==> flow/design.v (excerpt) <==
module ARM(
    input CLK,
    input RESET,
    input [31:0] InstrF,
    input [31:0] ReadData,
    output reg MemWriteM,
    output [31:0] PCF,
    output reg [31:0] ALUResultM,
    output [31:0] WriteData
    );
    reg [31:0] InstrD;
	reg[31:0] RD1E;
	wire [31:0] ResultW;
	wire [31:0] PC_Prev;
    wire WE3 ;
    wire [31:0] WD3 ;
    wire [31:0] R15 ;
    wire [31:0] RD1D ;
    wire [31:0] RD2D ;
    wire [1:0] ImmSrc ;
    wire [23:0] InstrImm ;
    wire [31:0] ExtImmD ;
    wire [3:0] Rd ;
    wire [1:0] Op ;
    wire [5:0] Funct ;
    wire MemtoRegD ;
    wire ALUSrcD ;
    wire [1:0] RegSrcD ;
    wire PCSD ;
    wire RegWD ;
    wire NoWriteD ;
    wire MemWD ;
    wire [1:0] FlagWD ;
    wire [3:0] CondD ;
    wire C_Flag ;
    wire [1:0] ShD ;
    reg [1:0] ShE;
    wire [4:0] Shamt5D ;
    wire [31:0] ShIn ;
    wire [31:0] ShOut ;
    wire [3:0] ALUControlD ;
    wire [3:0] ALUFlags ;
    wire WE_PC ;    
    wire [31:0] PC_IN ;
    reg PCSE;
    reg RegWE;
    reg MemWE;
    reg [1:0] FlagWE;
    reg NoWriteE;
    reg [3:0] ALUControlE;
    reg MemtoRegE;
    reg ALUSrcE;
    reg [3:0] CondE;
    reg [31:0] RD2E;
    reg [3:0] WA3E;
    reg [31:0] ExtImmE;
    reg [4:0] Shamt5E;
    wire RegWriteE;
    wire MemWriteE;
    wire FlushE;
    wire [31:0] SrcAE;
    wire [31:0] SrcBE;
    wire [1:0] ForwardAE;
    wire [1:0] ForwardBE;
    wire [31:0] WriteDataE;
    wire [31:0] ALUResultE;    
    wire PCSrcE;
    reg PCSrcM;
    reg RegWriteM;
    reg MemtoRegM;
    reg [3:0] WA3M;
    reg [31:0] WriteDataM;
    wire ForwardM;
    reg PCSrcW;
    reg RegWriteW;
    reg MemtoRegW;
    reg [31:0] ReadDataW;
    reg [31:0] ALUResultW;
    reg [3:0] WA3W;
    wire StallF;
    wire FlushD;
    wire StallD;
    reg [31:0] PCD;
    reg [31:0] PCE;
    wire [31:0] PCPlus4F;
    reg [31:0] PCPlus4D;
    reg [31:0] PCPlus4E;
    wire WE_PrALUResult;
    wire WE_PrPCSrc;
    wire BranchAcceptD = 1'b0;
    wire [3:0] RA1D;
    wire [3:0] RA2D;
    reg [3:0] RA1E;
    reg [3:0] RA2E;
    reg [3:0] RA2M;
    wire FlushD_H;
    wire FlushE_H;
    always @ (posedge CLK) begin
        if (RESET || FlushD) begin
  ...
Settings: LEC_CHECK=0, CAP_MARGIN=20, CORE_MARGIN=2, CORE_UTILIZATION=66, CTS_CLUSTER_SIZE=60, MAX_ROUTING_LAYER=met4, SLEW_MARGIN=20, TNS_END_PERCENT=5; clock period 6.24 ns.
run.sh (not shown) runs the stock make flow with config.mk's settings and CLKGATE_MAP_FILE=.
The starting point aborted during 5_1_grt (ODB-0269).
Next try:
==> flow/config.mk (replaced) <==
export PLATFORM = sky130hd
export DESIGN_NAME = ARM
export DESIGN_NICKNAME = ARM
export VERILOG_FILES = /design/flow/design.v
export SDC_FILE = /design/flow/constraint.sdc
export NUM_CORES = 4
export LEC_CHECK = 0
export ABC_AREA = 1
export CAP_MARGIN = 35
export CELL_PAD_IN_SITES_DETAIL_PLACEMENT = 0
export CELL_PAD_IN_SITES_GLOBAL_PLACEMENT = 1
export CORE_ASPECT_RATIO = 1.46
export CORE_MARGIN = 2
export CORE_UTILIZATION = 72
export CTS_CLUSTER_DIAMETER = 367
export CTS_CLUSTER_SIZE = 26
export GPL_ROUTABILITY_DRIVEN = 0
export GPL_TIMING_DRIVEN = 1
export HOLD_SLACK_MARGIN = 0.06
export MIN_ROUTING_LAYER = met1
export PLACE_DENSITY_LB_ADDON = 0.22
export SETUP_SLACK_MARGIN = -1.18
export SLEW_MARGIN = 30
export TNS_END_PERCENT = 50
==> flow/constraint.sdc (replaced) <==
create_clock -name core_clock -period 14.9 [get_ports {CLK}]
set_input_delay 2.9800 -clock core_clock [delete_from_list [all_inputs] [get_ports {CLK}]]
set_output_delay 2.9800 -clock core_clock [all_outputs]
set_load 0.01 [all_outputs]
Result: This time the run did not get past 3_1_place_gp_skip_io with FLW-0024. Die size goes down by 9.5%. Synthesized area decreases by 1.5%. Synthesized cell count is higher by 13%.
